// ahb_to_apb_bridge
module ahb_to_apb_bridge
#(
        parameter AHB_AW = 32,
        parameter APB_AW = 32,
        parameter AHB_DW = 32,
        parameter APB_DW = 8,
        parameter FIFO_SIZE = 8
)
(
        HCLK,        
        HRESETn,     
        HADDR,       
        HSIZE,       
        HWDATA,      
        HWRITE,      
        HRDATA,      
        HREADY,      
        HRESP,       
        HSELAPB,     
        PADDR,       
        PSEL,        
        PENABLE,     
        PWRITE,      
        PWDATA,      
        PRDATA,      
        PREADY,      
        PSLVERR      
);
Settings: LEC_CHECK=0, CAP_MARGIN=25, CELL_PAD_IN_SITES_DETAIL_PLACEMENT=1, CORE_ASPECT_RATIO=1.48, CORE_MARGIN=3, CORE_UTILIZATION=40, CTS_CLUSTER_SIZE=32, HOLD_SLACK_MARGIN=0.27, MAX_ROUTING_LAYER=met4, SETUP_SLACK_MARGIN=1.35, SLEW_MARGIN=20, TNS_END_PERCENT=50; clock period 5.91 ns.
run.sh (not shown) runs the stock make flow with config.mk's settings and CLKGATE_MAP_FILE=.
Then changed:
Settings changed: CAP_MARGIN 25 to 0, CELL_PAD_IN_SITES_DETAIL_PLACEMENT 1 to default, CORE_ASPECT_RATIO 1.48 to default, CORE_MARGIN 3 to 2, CORE_UTILIZATION 40 to 70, CTS_CLUSTER_DIAMETER from default to 93, CTS_CLUSTER_SIZE 32 to default, HOLD_SLACK_MARGIN 0.27 to default, MAX_ROUTING_LAYER met4 to default, SETUP_SLACK_MARGIN 1.35 to default, TNS_END_PERCENT 50 to default.
Clock period 5.91 ns to 2.9 ns, I/O delays scaled along.
=> The new run completed and failed the layout checks on negative setup slack. Sequential share of layout area falls by 1.8 points. Clock skew falls by 0.0046 ns. Global-route usage rises by 14 points. Sequential power rises by well over a third. Count of clock-buffer cells in the layout rises by 8.
Then changed:
Settings changed: ABC_AREA from default to 1, CAP_MARGIN 0 to 20, CORE_ASPECT_RATIO from default to 0.5, CORE_UTILIZATION 70 to 72, CTS_CLUSTER_DIAMETER 93 to default, CTS_CLUSTER_SIZE from default to 10, PLACE_DENSITY from default to 0.42, SLEW_MARGIN 20 to 30, TNS_END_PERCENT from default to 10.
Result: The changed run ran to the end with violations: negative setup slack. Hold slack is worse by 0.011 ns. Cell area climbs by a few percent. Critical path depth climbs by 4. Wire length climbs by about a fifth. Clock power hardly moves. Cell count climbs by well over a third. Total power climbs by well over a third.
Then changed:
Settings changed: ABC_AREA 1 to default, CORE_ASPECT_RATIO 0.5 to 0.71, CTS_CLUSTER_DIAMETER from default to 352, CTS_CLUSTER_SIZE 10 to 31, PLACE_DENSITY 0.42 to default, PLACE_DENSITY_LB_ADDON from default to 0.07, SETUP_SLACK_MARGIN from default to 0.84, SLEW_MARGIN 30 to 20, TNS_END_PERCENT 10 to default.
Now the flow aborted during 4_1_cts, error DPL-0033.
Die size goes down by a few percent.
Synthesized area goes down by a few percent.
Synthesized cell count goes down by well over a third.
Then changed:
Settings changed: CAP_MARGIN 20 to 0, CORE_ASPECT_RATIO 0.71 to default, CTS_CLUSTER_DIAMETER 352 to 93, CTS_CLUSTER_SIZE 31 to 14, PLACE_DENSITY_LB_ADDON 0.07 to default, SETUP_SLACK_MARGIN 0.84 to 0.45.
This time the run completed and failed the layout checks on negative setup slack.
Die size stays flat.
Synthesized cell count stays the same.
Area after synthesis does not change.
Then changed:
Settings changed: CAP_MARGIN 0 to 20, CORE_UTILIZATION 72 to 66, CTS_CLUSTER_DIAMETER 93 to default, CTS_CLUSTER_SIZE 14 to default, SETUP_SLACK_MARGIN 0.45 to default.
The new run finished but failed the layout checks on negative setup slack.
Cell count goes up by 2.4%.
Global-route usage goes down by 4.3 points.
Die size goes up by 8.9%.
Clock-buffer cell count goes down by 15.
Combinational power goes down by 7.6%.
Via count goes down by 8.5%.
Worst setup slack improves by 0.28 ns.


Setup of tundra:
Starting RTL as in the previous note.
make LEC_CHECK=0 ABC_AREA=0 CAP_MARGIN=20 CELL_PAD_IN_SITES_GLOBAL_PLACEMENT=0 CORE_ASPECT_RATIO=1.44 CORE_MARGIN=2 CORE_UTILIZATION=65 CTS_CLUSTER_DIAMETER=99 CTS_CLUSTER_SIZE=29 MAX_ROUTING_LAYER=met4 PLACE_DENSITY_LB_ADDON=0.26 SLEW_MARGIN=20 finish   # period 8.49 ns
diff inputs: tundra => pepper
Settings: CTS_CLUSTER_DIAMETER: 99 -> 42; CORE_UTILIZATION: 65 -> 72; PLACE_DENSITY: unset -> 0.64; CORE_ASPECT_RATIO: 1.44 -> 0.87; ABC_AREA: 0 -> 1; PLACE_DENSITY_LB_ADDON: 0.26 -> unset; SETUP_SLACK_MARGIN: unset -> -0.28; the clock period (ns, I/O delays scaled along): 8.49 -> 2.91.
[summary]
To summarise pepper: no stage aborted, but the layout did not pass its checks, failing on setup timing.
tundra completed every stage of the flow, and the final layout passed the timing, design-rule and antenna checks.
pepper reports a higher gate count after technology mapping than tundra does.
Relative to tundra, the relative contribution of sequential cells to total power of pepper is lower by 23 points.
Per the comparison of pepper with tundra, worst hold margin lower; arrival time at the worst endpoint now smaller; sequential share of layout area saw a decrease; sequential power has increased; utilization up 14 points.
Compared with tundra, in pepper area of the mapped netlist grew by about 5%; inverter count of the layout excluding clock inverters shows an increase of 97.
pepper: number of nets at the end of the flow is about 70% higher than what tundra reported.
Changes in lagoon relative to pepper:
Settings: putting PLACE_DENSITY_LB_ADDON at 0.26 where nothing was set; swapping -0.28 for 0.51 in SETUP_SLACK_MARGIN; clearing PLACE_DENSITY, which used to be 0.64.
Notes after the runs:
lagoon did not finish; a tool error ended it in global routing (5_1_grt).
Re simple-gate share of the synthesized area: no difference whatsoever between pepper and lagoon.
pepper and lagoon ended up with roughly the same post-synth net total.
Taking pepper as the reference, in lagoon post-CTS setup-driven buffer insertion count saw an increase, die area comparable.


== run 1 ==
ahb_to_apb_bridge again, from the RTL that the note above started with.
clock: 2.9 ns
lec_check: 0
cap_margin: 0
core_margin: 2
core_utilization: 72
cts_cluster_diameter: 93
hold_slack_margin: -0.09
place_density: 0.39
setup_slack_margin: -0.27
slew_margin: 20
No crash in run 1: every stage finished, but the layout fails its final checks due to negative setup slack.
Input-level comparison between run 2 and run 1:
Settings: clearing CTS_CLUSTER_DIAMETER, which used to be 93; swapping 0 for 20 in CAP_MARGIN; clearing HOLD_SLACK_MARGIN, which used to be -0.09; swapping 72 for 40 in CORE_UTILIZATION; clearing SETUP_SLACK_MARGIN, which used to be -0.27; clearing PLACE_DENSITY, which used to be 0.39; swapping 2.9 for 6.0 in the clock period (ns, I/O delays scaled along).
[summary]
Taking run 1 as the reference point, the detail-routed via count per cell of run 2 falls by about 20%.
On run 2: via count is 8.9% lower than what run 1 gave.
When run 2 is set beside run 1, its global-route usage turns out to be 17 points smaller.
Against run 1, run 2 reports a count of filler cells inserted in the layout that is higher.
Across both runs, proportion of cell area spent on the clock network was higher for run 2 than for run 1.
Delta (run 2 minus run 1): layout overhead on the synthesized area now sits lower; logic depth of the worst register-to-register path now sits lower.
Every stage of the flow completed for run 2, and the final layout passed the timing, design-rule and antenna checks.
In the final design statistics, run 2 uses more standard cells in total than run 1.
[compare] base=run 1 new=run 2: total chip power fell by 51%; share of total power in the clock network rose by 1.8 points.
Run 2 reports a lower number of global-route vias before repair than run 1 does.
The inputs of run 3 differ from those of run 2 as listed below.
Settings: setting HOLD_SLACK_MARGIN to -0.08 for the first time; changing CORE_UTILIZATION from 40 to 72; setting SETUP_SLACK_MARGIN to -0.35 for the first time; changing the clock period (ns, I/O delays scaled along) from 6.0 to 4.19.
==> results <==
Count of plain and timing-repair buffers in the layout came out higher on run 3 than on run 2.
Run 3 falls short of run 2 in worst hold margin.
For logic gate share of total power, run 2 and run 3 come out practically identical.
Count of buffers inserted at the top-level ports: run 3 vs run 2 identical
Run 3 against run 2: post-CTS setup buffer count neither gained nor lost much; share of the clock period used by the worst path picked up an extra 17 points; final cell count lost 395; global-route met3 utilization picked up an extra 4.2 points.
Average vias per placed instance in run 3 is 1.4 above run 2.
Run 3 completed end to end; final checks failed (negative setup slack).
diff inputs: run 3 => run 4
Settings: HOLD_SLACK_MARGIN: -0.08 -> unset; PLACE_DENSITY: unset -> 0.42; CORE_ASPECT_RATIO: unset -> 1.33; CTS_CLUSTER_DIAMETER: unset -> 345; SETUP_SLACK_MARGIN: -0.35 -> unset; ABC_AREA: unset -> 1; the clock period (ns, I/O delays scaled along): 4.19 -> 2.37.
## What came out
Taking run 3 as the reference point, the number of clock buffers in the layout of run 4 falls by 14. Comparing worst slew slack as a fraction of its limit for run 4 and run 3, the bigger number came from run 3. Changes observed in run 4 relative to run 3: part of the total power dissipated in combinational logic rose by 30 points; pre-CTS setup slack fell by 1050 ps; worst-path maximum fanout fell by 11. The flow completed for run 4, but it is not clean: the layout still shows negative setup slack.
Edits applied to the flow inputs when going from run 4 to run 5:
Settings: setting GPL_TIMING_DRIVEN to 0 for the first time; removing CORE_ASPECT_RATIO (formerly 1.33); changing CORE_UTILIZATION from 72 to 40; removing CTS_CLUSTER_DIAMETER (formerly 345); removing PLACE_DENSITY (formerly 0.42); changing the clock period (ns, I/O delays scaled along) from 2.37 to 6.0.
Notes after the runs:
- Among run 4 and run 5, a clean, completed layout was produced by run 5 alone.
- Finished, but not clean: run 4, with negative setup slack.
- Of run 4 and run 5, the lower sequential power belongs to run 5.
- The clock power of run 5 falls short of that of run 4 by 60%.
- In the reports for run 4 and run 5, the larger growth of design area from synthesis to finish belongs to run 4.
- Clock network power share: run 5 > run 4
- Final-stage net count shrinks slightly when moving from run 4 to run 5.
- Taking run 4 as the reference, in run 5 number of buffers other than clock buffers in the final layout -8.2%; highest cell delay on the worst timing path now smaller; setup slack picked up an extra 1730 ps.
- Diff run 4 -> run 5: power down 30 mW, final cell count without fillers up 418.
Setup changes, run 5 to run 6
Settings: a deleted GPL_TIMING_DRIVEN that had been 0; a deleted ABC_AREA that had been 1; an added CTS_CLUSTER_DIAMETER of 366; a change of CORE_UTILIZATION from 40 to 66; a change of the clock period (ns, I/O delays scaled along) from 6.0 to 2.92.
### Flow results
- Nothing crashed in run 6 and all stages finished; the problem is that the final layout failed, the offending checks being negative setup slack.
- Count of instantiated cells in the yosys netlist ended up 1155 lower on run 6 than on run 5.
- In the metrics for run 6 and run 5, the one carrying the lower global-route track usage on met1 is run 5.
- The clock latency reported for the late side of the worst-skew pair reported for run 6 is smaller than that of run 5 by 20 ps.
- Cell area after technology mapping ends up lower on run 6.
- In run 6 the post-synthesis net count turned out 1155 lower than in run 5.
- | met2 wirelength from detailed routing | lower: run 6 |
- Total vias in the final route, run 6 and run 5: smaller value in run 6
- Biggest power consumer among the groups = combinational logic: run 5; biggest power consumer among the groups = sequential cells: run 6
- Re synthesized cell count: run 6 and run 5 aren't equal, and the higher value belongs to run 5.
- Run 5 has lower headroom to the max-slew limit than run 6.
Power is estimated from default activity; no workload was simulated.
